## pipelined
module pipelined(
    input  wire              clk,
    input  wire              rst,
    input  wire              in_valid,
    output wire              in_ready,
    input  wire signed [15:0] a,
    input  wire signed [15:0] b,
    input  wire signed [15:0] c,
    input  wire signed [15:0] d,
    input  wire signed [15:0] e,
    output reg               out_valid,
    input  wire              out_ready,
    output reg signed [31:0]  y
);
==> flow/config.mk <==
export PLATFORM = sky130hd
export DESIGN_NAME = pipelined
export DESIGN_NICKNAME = pipelined
export VERILOG_FILES = /design/flow/design.v
export SDC_FILE = /design/flow/constraint.sdc
export NUM_CORES = 4
export LEC_CHECK = 0
export ABC_AREA = 1
export CAP_MARGIN = 20
export CORE_MARGIN = 2
export CORE_UTILIZATION = 72
export CTS_CLUSTER_DIAMETER = 372
export CTS_CLUSTER_SIZE = 96
export HOLD_SLACK_MARGIN = -0.07
export PLACE_DENSITY = 0.38
export SLEW_MARGIN = 20
export TNS_END_PERCENT = 10
==> flow/constraint.sdc <==
create_clock -name core_clock -period 4.64 [get_ports {clk}]
set_input_delay 0.9280 -clock core_clock [delete_from_list [all_inputs] [get_ports {clk}]]
set_output_delay 0.9280 -clock core_clock [all_outputs]
set_load 0.01 [all_outputs]
run.sh (not shown) runs the stock make flow with config.mk's settings and CLKGATE_MAP_FILE=.
The first run aborted during global routing.
==> next run, changes <==
- ABC_AREA: 1 -> unset
- CORE_UTILIZATION: 72 -> 69
- HOLD_SLACK_MARGIN: -0.07 -> unset
What happened:
- Now the flow reached the layout checks and failed them: negative setup slack
- die area came out lower by about 8%
- area after synthesis came out lower by 12%
- synthesized cell count came out lower by about 30%
==> next run, changes <==
- CORE_UTILIZATION: 69 -> 10
- CTS_CLUSTER_DIAMETER: 372 -> unset
- CTS_CLUSTER_SIZE: 96 -> unset
- PLACE_DENSITY: 0.38 -> unset
- TNS_END_PERCENT: 10 -> unset
- clock period: 4.64 -> 9.96 ns (I/O delays scaled with it)
=>
- This time the run passed the timing, DRC and antenna checks
- wire length rises by a few percent
- design area is about the same
- die size increases to 6.7 times its value
- global-route usage goes down by 30 points
- worst setup slack improved by 3.3 ns
- register-to-register slack gains 5.4 ns
- synthesized cell count stays the same
- hold slack stays flat
==> next run, changes <==
- CORE_UTILIZATION: 10 -> 40
- SETUP_SLACK_MARGIN: unset -> 1.77
- clock period: 9.96 -> 7.79 ns (I/O delays scaled with it)
Effect:
- The new run ran to the end with no violations
- synthesized cell count does not change
- die area drops by well over a third
- setup slack degrades by 0.57 ns
- final area climbs slightly
- non-clock buffer count climbs by 273
- global-route usage climbs by 14 points
==> next run, changes <==
- CORE_UTILIZATION: 40 -> 65
- CTS_CLUSTER_SIZE: unset -> 53
- MAX_ROUTING_LAYER: unset -> met4
- SETUP_SLACK_MARGIN: 1.77 -> unset
- TNS_END_PERCENT: unset -> 60
- clock period: 7.79 -> 4.83 ns (I/O delays scaled with it)
After rerunning:
- With this change the flow completed, yet does not pass: negative setup slack
- register-to-register slack degrades by 2.9 ns
- area after synthesis is unchanged
- design area goes up by 2.7%
- sequential cell count stays the same

Starting RTL as in the previous note.
clock: 8.0 ns
lec_check: 0
cap_margin: 25
cell_pad_in_sites_detail_placement: 1
cell_pad_in_sites_global_placement: 0
core_margin: 2
core_utilization: 40
cts_cluster_size: 33
hold_slack_margin: -0.05
slew_margin: 0
tns_end_percent: 55
Next try:
==> flow/config.mk (replaced) <==
export PLATFORM = sky130hd
export DESIGN_NAME = pipelined
export DESIGN_NICKNAME = pipelined
export VERILOG_FILES = /design/flow/design.v
export SDC_FILE = /design/flow/constraint.sdc
export NUM_CORES = 4
export LEC_CHECK = 0
export CAP_MARGIN = 20
export CORE_MARGIN = 2
export CORE_UTILIZATION = 72
export CTS_CLUSTER_SIZE = 25
export PLACE_DENSITY_LB_ADDON = 0.26
export SETUP_SLACK_MARGIN = 0.91
export SLEW_MARGIN = 20
Outcome: Clock skew barely changes; fmax grows by roughly a tenth; routed wire length fell by a little under a tenth; worst setup slack gets better by 0.67 ns.
Next try:
==> flow/config.mk (replaced) <==
export PLATFORM = sky130hd
export DESIGN_NAME = pipelined
export DESIGN_NICKNAME = pipelined
export VERILOG_FILES = /design/flow/design.v
export SDC_FILE = /design/flow/constraint.sdc
export NUM_CORES = 4
export LEC_CHECK = 0
export ABC_AREA = 1
export CAP_MARGIN = 20
export CORE_ASPECT_RATIO = 1.77
export CORE_MARGIN = 2
export CORE_UTILIZATION = 40
export CTS_CLUSTER_DIAMETER = 313
export CTS_CLUSTER_SIZE = 100
export SETUP_SLACK_MARGIN = -0.79
export SLEW_MARGIN = 20
export TNS_END_PERCENT = 5
What happened:
- area after synthesis goes up by roughly a tenth
- die area is higher by well over a third
- routed wire length went up by a quarter to a third
- sequential share of layout area decreases by 1.0 points
- maximum frequency came out lower by a few percent
- worst hold slack gets better by 0.025 ns
- count of clock-buffer cells in the layout stays the same
- design area is higher by roughly a tenth
Next try:
--- a/flow/config.mk
+++ b/flow/config.mk
@@ -8,10 +8,10 @@
 export ABC_AREA = 1
 export CAP_MARGIN = 20
-export CORE_ASPECT_RATIO = 1.77
+export CORE_ASPECT_RATIO = 1.58
 export CORE_MARGIN = 2
 export CORE_UTILIZATION = 40
-export CTS_CLUSTER_DIAMETER = 313
+export CTS_CLUSTER_DIAMETER = 383
 export CTS_CLUSTER_SIZE = 100
 export SETUP_SLACK_MARGIN = -0.79
 export SLEW_MARGIN = 20
-export TNS_END_PERCENT = 5
+export TNS_END_PERCENT = 10
Effect: The new run went through all stages and came out clean. Wire length drops by about 5%. Core utilization grows by 0.16 points. Critical path depth is lower by 2. Fmax is about the same. First-iteration DRC count falls by 17%. Clock-buffer cell count rose by 1. Register-to-register slack improves by 0.19 ns. Worst hold slack is about the same. Final cell count barely changes.

## run A
The RTL this note starts from:
==> flow/design.v <==
`timescale 1ns / 1ps
module pipelined(
    input  wire              clk,
    input  wire              rst,
    input  wire              in_valid,
    output wire              in_ready,
    input  wire signed [15:0] a,
    input  wire signed [15:0] b,
    input  wire signed [15:0] c,
    input  wire signed [15:0] d,
    input  wire signed [15:0] e,
    output reg               out_valid,
    input  wire              out_ready,
    output reg signed [31:0]  y
);
    wire s3_ready_in;
    wire s2_ready_in;
    wire s1_ready_in;
    assign s3_ready_in = (~out_valid) || (out_valid && out_ready);
    assign s2_ready_in = (~s2_valid)  || (s2_valid  && s3_ready_in);
    assign s1_ready_in = (~s1_valid)  || (s1_valid  && s2_ready_in);
    assign in_ready = s1_ready_in;
    wire in_send = in_valid && in_ready;
    reg signed [31:0] s1_p1;
    reg signed [31:0] s1_p2;
    reg signed [15:0] s1_e;
    reg               s1_valid;
    always @(posedge clk) begin
        if (rst) begin
            s1_valid <= 1'b0;
            s1_p1    <= 32'sd0;
            s1_p2    <= 32'sd0;
            s1_e     <= 16'sd0;
        end else if (s1_ready_in) begin
            s1_valid <= in_send;
            if (in_send) begin
                s1_p1 <= $signed(a) * $signed(b);
                s1_p2 <= $signed(c) * $signed(d);
                s1_e  <= e;
            end
        end
    end
    reg signed [31:0] s2_s;
    reg signed [15:0] s2_e;
    reg               s2_valid;
    always @(posedge clk) begin
        if (rst) begin
            s2_valid <= 1'b0;
            s2_s     <= 32'sd0;
            s2_e     <= 16'sd0;
        end else if (s2_ready_in) begin
            s2_valid <= s1_valid;
            if (s1_valid) begin
                s2_s <= s1_p1 + s1_p2;
                s2_e <= s1_e;
            end
        end
    end
    always @(posedge clk) begin
        if (rst) begin
            out_valid <= 1'b0;
            y         <= 32'sd0;
        end else if (s3_ready_in) begin
            out_valid <= s2_valid;
            if (s2_valid) begin
                y <= s2_s + $signed(s2_e);
            end
        end
    end
endmodule
clock: 8.0 ns
lec_check: 0
cap_margin: 20
core_margin: 2
core_utilization: 46
cts_cluster_diameter: 246
cts_cluster_size: 100
place_density: 0.75
setup_slack_margin: -0.79
slew_margin: 20
In summary, run A completed successfully, with a layout that passed the timing, DRC and antenna checks.
--- input diff run A..run B ---
Settings: CTS_CLUSTER_DIAMETER no longer set, was 246; CORE_UTILIZATION now 40, was 46; PLACE_DENSITY no longer set, was 0.75; SETUP_SLACK_MARGIN no longer set, was -0.79; CTS_CLUSTER_SIZE no longer set, was 100.
## What came out
Timing, DRC, antenna: 0 failures across run A and run B. Number of non-clock buffers in the layout sits higher in run B than in run A. Shortest period the worst path allows: run B vs run A down 0.017 ns. Diff run A..run B | relative area of clock buffers and inverters in the final design | negligible. Per the comparison of run B with run A, die span in y now sits higher, fmax now sits at about the same level, flip-flop count now sits at about the same level.
For run C, these inputs were changed with respect to run B:
Settings: CORE_UTILIZATION changed from 40 to 65; TNS_END_PERCENT newly set to 10; CTS_CLUSTER_SIZE newly set to 100; CTS_CLUSTER_DIAMETER newly set to 246; CORE_ASPECT_RATIO newly set to 0.5.
[summary]
- NOTE: sequential share of layout area in run C exceeds that of run B
- Against run B, run C comes in 8.9% lower on count of placed standard cells including taps.
Relative to run C, the following input files were edited for run D:
Settings: TNS_END_PERCENT no longer set, was 10; CORE_UTILIZATION now 66, was 65; ABC_AREA now 1, previously not set; CTS_CLUSTER_DIAMETER now 301, was 246; SETUP_SLACK_MARGIN now -0.79, previously not set.
Notes after the runs:
Diff run C -> run D | routability congestion estimate from global placement | increase of 0.049
Run D vs run C: yosys synthesis chip area up by more than 10%
Summary: with run C as the reference, area occupied by multi-input gates in run D moved up by a few percent.
Area added between synthesis and finish, run C and run D: lower on run D
Run D against run C: sequential portion of the cell area fell 0.98 points, AND-OR/OR-AND share of the synthesized area -5.0 points, fill cell instance count of the final layout has increased, wire length reported by the detailed router shows an increase of 22,000 µm.
